Setup of the baseline:
// CPU
module CPU(clk, reset, memory_in, memory_addr, memory_out, memory_write);
clock: 5.8 ns
lec_check: 0
cap_margin: 40
core_margin: 2
core_utilization: 72
cts_cluster_diameter: 147
max_routing_layer: met4
place_density: 0.66
setup_slack_margin: -0.53
slew_margin: 20
run.sh (not shown) runs the stock make flow with config.mk's settings and CLKGATE_MAP_FILE=.
The baseline never completed, since it errored out during global routing (5_1_grt).
## Diff of input files: the candidate against the baseline
- swapping 72 for 40 in CORE_UTILIZATION
- clearing PLACE_DENSITY, which used to be 0.66
- swapping 40 for 20 in CAP_MARGIN
- clearing MAX_ROUTING_LAYER, which used to be met4
- clearing SETUP_SLACK_MARGIN, which used to be -0.53
- clearing CTS_CLUSTER_DIAMETER, which used to be 147
- swapping 5.8 for 7.47 in the clock period (ns, I/O delays scaled along)
[summary]
- The candidate completed every stage of the flow, and the final layout passed the timing, DRC and antenna checks.
- Diff the baseline and the candidate: number of instances in the placed design lower in the baseline
- Changes observed in the candidate relative to the baseline: number of I/O pins was more or less identical; die area increased by 0.020 mm2 relative to the old numbers.

* * *

run D:
Starting RTL as in the previous note.
make LEC_CHECK=0 ABC_AREA=1 CAP_MARGIN=0 CELL_PAD_IN_SITES_GLOBAL_PLACEMENT=0 CORE_MARGIN=2 CORE_UTILIZATION=72 GPL_TIMING_DRIVEN=1 SETUP_SLACK_MARGIN=2.25 SLEW_MARGIN=20 TNS_END_PERCENT=35 finish   # period 11.0 ns
> inputs changed (run D -> run A)
==> flow/config.mk <==
export PLATFORM = sky130hd
export DESIGN_NAME = CPU
export DESIGN_NICKNAME = CPU
export VERILOG_FILES = /design/flow/design.v
export SDC_FILE = /design/flow/constraint.sdc
export NUM_CORES = 4
export LEC_CHECK = 0
export CAP_MARGIN = 20
export CORE_MARGIN = 2
export CORE_UTILIZATION = 26
export SLEW_MARGIN = 20
==> flow/constraint.sdc <==
create_clock -name core_clock -period 8.47 [get_ports {clk}]
set_input_delay 1.6940 -clock core_clock [delete_from_list [all_inputs] [get_ports {clk}]]
set_output_delay 1.6940 -clock core_clock [all_outputs]
set_load 0.01 [all_outputs]
[summary]
- Run A vs. run D: count of clock-buffer cells in the layout lost 11%, total cells reported by yosys after synthesis lost about 25%, number of vias in the routed layout lost about 25%.
- Run A gives less sum of buffers and inverters on the critical path than run D did.

* * *

run 1:
Starting RTL as in the previous note.
==> flow/config.mk <==
export PLATFORM = sky130hd
export DESIGN_NAME = CPU
export DESIGN_NICKNAME = CPU
export VERILOG_FILES = /design/flow/design.v
export SDC_FILE = /design/flow/constraint.sdc
export NUM_CORES = 4
export LEC_CHECK = 0
export CAP_MARGIN = 20
export CORE_MARGIN = 2
export CORE_UTILIZATION = 40
export SLEW_MARGIN = 20
==> flow/constraint.sdc <==
create_clock -name core_clock -period 8.47 [get_ports {clk}]
set_input_delay 1.6940 -clock core_clock [delete_from_list [all_inputs] [get_ports {clk}]]
set_output_delay 1.6940 -clock core_clock [all_outputs]
set_load 0.01 [all_outputs]
Edits applied to the flow inputs when going from run 1 to run 2:
diff --git a/flow/config.mk b/flow/config.mk
--- a/flow/config.mk
+++ b/flow/config.mk
@@ -10 +10,4 @@
-export CORE_UTILIZATION = 40
+export CORE_UTILIZATION = 66
+export MAX_ROUTING_LAYER = met4
+export PLACE_DENSITY_LB_ADDON = 0.01
+export SETUP_SLACK_MARGIN = 1.87
@@ -11,0 +15 @@
+export TNS_END_PERCENT = 5
==> flow/constraint.sdc <==
create_clock -name core_clock -period 6.29 [get_ports {clk}]
set_input_delay 1.2580 -clock core_clock [delete_from_list [all_inputs] [get_ports {clk}]]
set_output_delay 1.2580 -clock core_clock [all_outputs]
set_load 0.01 [all_outputs]
--- outcome ---
Of run 1 and run 2, just one finished clean: run 1.
What the final checks of run 2 revealed, after a flow that finished every stage, was a layout that fails on setup timing.
Summary of run 2 over run 1: flop count essentially unchanged; number of nets in the final layout rose 106.
Met1 wire length (run 2 / run 1): 0.828
### run 2 -> run 3
diff --git a/flow/config.mk b/flow/config.mk
--- a/flow/config.mk
+++ b/flow/config.mk
@@ -7,0 +8 @@
+export ABC_AREA = 1
@@ -8,0 +10 @@
+export CORE_ASPECT_RATIO = 0.88
@@ -10,4 +12,5 @@
-export CORE_UTILIZATION = 66
-export MAX_ROUTING_LAYER = met4
-export PLACE_DENSITY_LB_ADDON = 0.01
-export SETUP_SLACK_MARGIN = 1.87
+export CORE_UTILIZATION = 72
+export CTS_CLUSTER_DIAMETER = 94
+export CTS_CLUSTER_SIZE = 86
+export PLACE_DENSITY = 0.37
+export SETUP_SLACK_MARGIN = 0.39
@@ -15 +17,0 @@
-export TNS_END_PERCENT = 5
==> flow/constraint.sdc <==
create_clock -name core_clock -period 1.53 [get_ports {clk}]
set_input_delay 0.3060 -clock core_clock [delete_from_list [all_inputs] [get_ports {clk}]]
set_output_delay 0.3060 -clock core_clock [all_outputs]
set_load 0.01 [all_outputs]
Findings:
- [flow] run 2 | stages: complete | final checks: fail | reason: setup timing
- Run 3 never completed; the flow aborted with a tool error in clock tree synthesis.
- Net count of the mapped netlist, run 3 vs run 2: up by more than a quarter
- Comparing synthesized cell count for run 3 and run 2, the smaller number came from run 2.
- Run 2 has a higher share of synthesized area occupied by flip-flops and latches than run 3.
- The lower row count came out of run 3.
- From run 2 to run 3 the numbers moved as follows: detailed placement HPWL climbed about 22%; synthesized area climbed about 3%.
What run 4 does differently from run 3 at the input level:
diff --git a/flow/config.mk b/flow/config.mk
--- a/flow/config.mk
+++ b/flow/config.mk
@@ -10 +10 @@
-export CORE_ASPECT_RATIO = 0.88
+export CELL_PAD_IN_SITES_GLOBAL_PLACEMENT = 0
@@ -13,4 +13,3 @@
-export CTS_CLUSTER_DIAMETER = 94
-export CTS_CLUSTER_SIZE = 86
-export PLACE_DENSITY = 0.37
-export SETUP_SLACK_MARGIN = 0.39
+export GPL_TIMING_DRIVEN = 1
+export HOLD_SLACK_MARGIN = 0.29
+export SETUP_SLACK_MARGIN = 2.3
@@ -17,0 +17 @@
+export TNS_END_PERCENT = 35
==> flow/constraint.sdc <==
create_clock -name core_clock -period 11.0 [get_ports {clk}]
set_input_delay 2.2000 -clock core_clock [delete_from_list [all_inputs] [get_ports {clk}]]
set_output_delay 2.2000 -clock core_clock [all_outputs]
set_load 0.01 [all_outputs]
## What came out
Run 4 | stages: all done | timing, DRC, antenna: all pass
Number of cell rows for run 4 is higher than for run 3.
Starting density of the core ended up 0.82 points higher on run 4 than on run 3.
Compared with run 3, run 4 shows a higher worst slack at placement.
Run 4 and run 3 ended up with roughly the same proportion of synthesized flip-flops having asynchronous set or reset.
Number of cells in the design after placement, run 3 and run 4: larger value in run 3
In run 4 relative to run 3, detailed placement HPWL had gone down by more than 10%.
Run 3 → run 4: area of the synthesized netlist per yosys stat flat; area of the die level; placeable core area shows a reduction of about 1.1%.
Total placed instance area: higher on run 3
Synthesized cell count: run 3 vs run 4 identical

* * *

Starting RTL as in the previous note.
Settings: LEC_CHECK=0, CAP_MARGIN=10, CELL_PAD_IN_SITES_DETAIL_PLACEMENT=2, CELL_PAD_IN_SITES_GLOBAL_PLACEMENT=3, CORE_ASPECT_RATIO=1.37, CORE_MARGIN=8, CORE_UTILIZATION=40, CTS_CLUSTER_DIAMETER=82, GPL_ROUTABILITY_DRIVEN=0, HOLD_SLACK_MARGIN=-0.02, SETUP_SLACK_MARGIN=1.84, SLEW_MARGIN=20, TNS_END_PERCENT=75; clock period 10.0 ns.
The first run produced a clean layout.
Next try:
- ABC_AREA: not set -> 1
- CAP_MARGIN: 10 -> 0
- CELL_PAD_IN_SITES_DETAIL_PLACEMENT: 2 -> not set
- CELL_PAD_IN_SITES_GLOBAL_PLACEMENT: 3 -> 0
- CORE_ASPECT_RATIO: 1.37 -> not set
- CORE_MARGIN: 8 -> 2
- CORE_UTILIZATION: 40 -> 72
- CTS_CLUSTER_DIAMETER: 82 -> not set
- GPL_ROUTABILITY_DRIVEN: 0 -> not set
- GPL_TIMING_DRIVEN: not set -> 1
- HOLD_SLACK_MARGIN: -0.02 -> not set
- SETUP_SLACK_MARGIN: 1.84 -> 2.3
- TNS_END_PERCENT: 75 -> 35
- clock period: 10.0 -> 11.0 ns (I/O delays scaled with it)
What happened: Die area came out lower by about 50%. Core utilization rose by 34 points. Fmax shrinks by about 3.6%. Design area hardly moves. Clock-buffer cell count increases by 4. Flip-flop count does not change. Via count came out higher by 33%.

* * *

== try-tundra ==
CPU again, from the RTL that the note above started with.
clock: 11.7 ns
lec_check: 0
cap_margin: 20
cell_pad_in_sites_detail_placement: 2
cell_pad_in_sites_global_placement: 0
core_margin: 4
core_utilization: 52
cts_cluster_size: 74
gpl_routability_driven: 0
gpl_timing_driven: 0
hold_slack_margin: 0.14
min_routing_layer: met2
place_density_lb_addon: 0.05
setup_slack_margin: 0.47
slew_margin: 5
tns_end_percent: 35
FAIL try-tundra @ clock tree synthesis: tool exited with error
#### Input delta (try-quartz over try-tundra)
# try-tundra
export LEC_CHECK = 0
export CAP_MARGIN = 20
export CELL_PAD_IN_SITES_DETAIL_PLACEMENT = 2
export CELL_PAD_IN_SITES_GLOBAL_PLACEMENT = 0
export CORE_MARGIN = 4
export CORE_UTILIZATION = 52
export CTS_CLUSTER_SIZE = 74
export GPL_ROUTABILITY_DRIVEN = 0
export GPL_TIMING_DRIVEN = 0
export HOLD_SLACK_MARGIN = 0.14
export MIN_ROUTING_LAYER = met2
export PLACE_DENSITY_LB_ADDON = 0.05
export SETUP_SLACK_MARGIN = 0.47
export SLEW_MARGIN = 5
export TNS_END_PERCENT = 35
create_clock -name core_clock -period 11.7 [get_ports {clk}]
# try-quartz
export LEC_CHECK = 0
export ABC_AREA = 1
export CAP_MARGIN = 5
export CELL_PAD_IN_SITES_GLOBAL_PLACEMENT = 0
export CORE_MARGIN = 2
export CORE_UTILIZATION = 72
export GPL_TIMING_DRIVEN = 1
export SETUP_SLACK_MARGIN = 2.3
export SLEW_MARGIN = 20
export TNS_END_PERCENT = 35
create_clock -name core_clock -period 11.0 [get_ports {clk}]
[summary]
- Diff try-tundra -> try-quartz: post-detailed-placement half-perimeter wirelength fell by about 28%; summed standard-cell area reported by yosys rose by about 3%; row count fell by 9.
- Compare try-quartz and try-tundra | synthesized area higher: try-quartz
- Instance area at placement delta (try-quartz -> try-tundra): insignificant
- try-quartz ended with more share of synthesized cell area in and, or, nand and nor gates than try-tundra.
- Cell total in the yosys stat output (higher): try-quartz
- Of try-quartz and try-tundra, the higher horizontal die dimension belongs to try-tundra.
- In summary, try-quartz completed successfully, with a layout that passed the timing, DRC and antenna checks.
> inputs changed (try-quartz -> try-lagoon)
# try-quartz
export LEC_CHECK = 0
export ABC_AREA = 1
export CAP_MARGIN = 5
export CELL_PAD_IN_SITES_GLOBAL_PLACEMENT = 0
export CORE_MARGIN = 2
export CORE_UTILIZATION = 72
export GPL_TIMING_DRIVEN = 1
export SETUP_SLACK_MARGIN = 2.3
export SLEW_MARGIN = 20
export TNS_END_PERCENT = 35
create_clock -name core_clock -period 11.0 [get_ports {clk}]
# try-lagoon
export LEC_CHECK = 0
export CAP_MARGIN = 20
export CORE_MARGIN = 2
export CORE_UTILIZATION = 40
export SLEW_MARGIN = 20
create_clock -name core_clock -period 10.0 [get_ports {clk}]
--- outcome ---
Between try-quartz and try-lagoon, clock buffer and inverter area fraction after layout increased.
Lower relative area change from synthesis to final layout goes to try-quartz over try-lagoon.
Cmp try-lagoon vs try-quartz: synthesized cell count lower in try-lagoon
Xor-xnor portion of the synthesized cell area, try-lagoon and try-quartz: higher on try-lagoon
[compare] base=try-quartz new=try-lagoon: critical-path maximum fanout increased by 13% relative to the old numbers, global-route usage dropped 26 points, non-clock buffer count +about 7%.
try-lagoon ended with less post-synthesis share of cell area spent on and-or and or-and gates than try-quartz.
Via count sits lower in try-lagoon than in try-quartz.
Edits applied to the flow inputs when going from try-lagoon to try-umber:
# try-lagoon
export LEC_CHECK = 0
export CAP_MARGIN = 20
export CORE_MARGIN = 2
export CORE_UTILIZATION = 40
export SLEW_MARGIN = 20
create_clock -name core_clock -period 10.0 [get_ports {clk}]
# try-umber
export LEC_CHECK = 0
export CAP_MARGIN = 20
export CORE_MARGIN = 2
export CORE_UTILIZATION = 66
export SLEW_MARGIN = 20
export TNS_END_PERCENT = 5
create_clock -name core_clock -period 6.29 [get_ports {clk}]
==> results <==
Status try-umber: flow complete, layout not clean - setup timing
try-umber: via count of the first global-routing pass is 1,550 higher than what try-lagoon reported.
Comparing try-umber with try-lagoon, the count of clock-buffer cells in the layout came out essentially unchanged.
Comparing try-lagoon against try-umber, there is no change at all in sequential cell count.
Lower share of the core filled with cells among try-lagoon and try-umber: try-lagoon
Modified inputs, try-indigo compared to try-umber
# try-umber
export LEC_CHECK = 0
export CAP_MARGIN = 20
export CORE_MARGIN = 2
export CORE_UTILIZATION = 66
export SLEW_MARGIN = 20
export TNS_END_PERCENT = 5
create_clock -name core_clock -period 6.29 [get_ports {clk}]
# try-indigo
export LEC_CHECK = 0
export ABC_AREA = 1
export CAP_MARGIN = 20
export CORE_MARGIN = 2
export CORE_UTILIZATION = 72
export PLACE_DENSITY = 0.37
export SETUP_SLACK_MARGIN = 0.39
export SLEW_MARGIN = 20
create_clock -name core_clock -period 1.53 [get_ports {clk}]
Findings:
Among try-umber and try-indigo, the run that stopped before the end is try-indigo, and it is the only one. Core region area: try-indigo vs try-umber down about 6%. The number of distinct library cells after synthesis in try-umber is 1.14 times that in try-indigo. Half-perimeter wire length after detailed placement: try-indigo vs try-umber up 27%. Mean instance size in the synthesized netlist: try-indigo lower than try-umber. Compared to try-umber, try-indigo has cell count after placement 850 higher. Taking try-umber over try-indigo, the routability congestion estimate ratio works out to 0.915. try-indigo against try-umber: pre-placement core utilization grew by 6.6 points; area fraction in full adders, half adders and majority gates went down by 0.56 points; die size shows a reduction of about 5.4%. try-indigo against try-umber: yosys stat chip area moved up, synthesized cell count rose by 551.

* * *

CPU again, from the RTL that the note above started with.
Settings: LEC_CHECK=0, ABC_AREA=1, CAP_MARGIN=0, CELL_PAD_IN_SITES_GLOBAL_PLACEMENT=0, CORE_MARGIN=2, CORE_UTILIZATION=72, GPL_TIMING_DRIVEN=1, SETUP_SLACK_MARGIN=2.22, SLEW_MARGIN=20, TNS_END_PERCENT=35; clock period 11.0 ns.
Next try:
ABC_AREA = not set   (was 1)
CAP_MARGIN = 20   (was 0)
CELL_PAD_IN_SITES_GLOBAL_PLACEMENT = not set   (was 0)
CORE_UTILIZATION = 58   (was 72)
GPL_TIMING_DRIVEN = not set   (was 1)
SETUP_SLACK_MARGIN = not set   (was 2.22)
TNS_END_PERCENT = not set   (was 35)
clock period = 4.7 ns   (was 11.0 ns; I/O delays follow)
Now the flow completed, yet does not pass: setup timing.
Via count is lower by 20%.
Area after synthesis is lower by 3.0%.
Critical path depth is lower by 12.
Next try:
CELL_PAD_IN_SITES_DETAIL_PLACEMENT = 2   (was not set)
CORE_UTILIZATION = 40   (was 58)
SETUP_SLACK_MARGIN = 1.84   (was not set)
TNS_END_PERCENT = 40   (was not set)
clock period = 10.0 ns   (was 4.7 ns; I/O delays follow)
Outcome: The changed run finished clean; clock-buffer cell count came out higher by 3; core utilization came out lower by 26 points; fmax came out lower by 17%; worst setup slack gains 4.0 ns; final area came out lower by 8.4%.
Next try:
CELL_PAD_IN_SITES_DETAIL_PLACEMENT = not set   (was 2)
CELL_PAD_IN_SITES_GLOBAL_PLACEMENT = 0   (was not set)
CORE_UTILIZATION = 69   (was 40)
CTS_CLUSTER_SIZE = 36   (was not set)
GPL_TIMING_DRIVEN = 1   (was not set)
PLACE_DENSITY = 0.66   (was not set)
SETUP_SLACK_MARGIN = 0.47   (was 1.84)
TNS_END_PERCENT = 35   (was 40)
clock period = 6.67 ns   (was 10.0 ns; I/O delays follow)
After rerunning: Now the flow finished but fails on setup timing. Setup slack is worse by 2.2 ns. Worst hold slack loses 0.012 ns. Non-clock buffer count came out higher by 68. Via count came out higher by 10%. Register-to-register slack got worse by 2.2 ns. Final area came out higher by about 1.8%. Die size shrinks by about 40%. Routed wire length is lower by about 3.7%. Sequential share of layout area shrinks by 0.62 points.
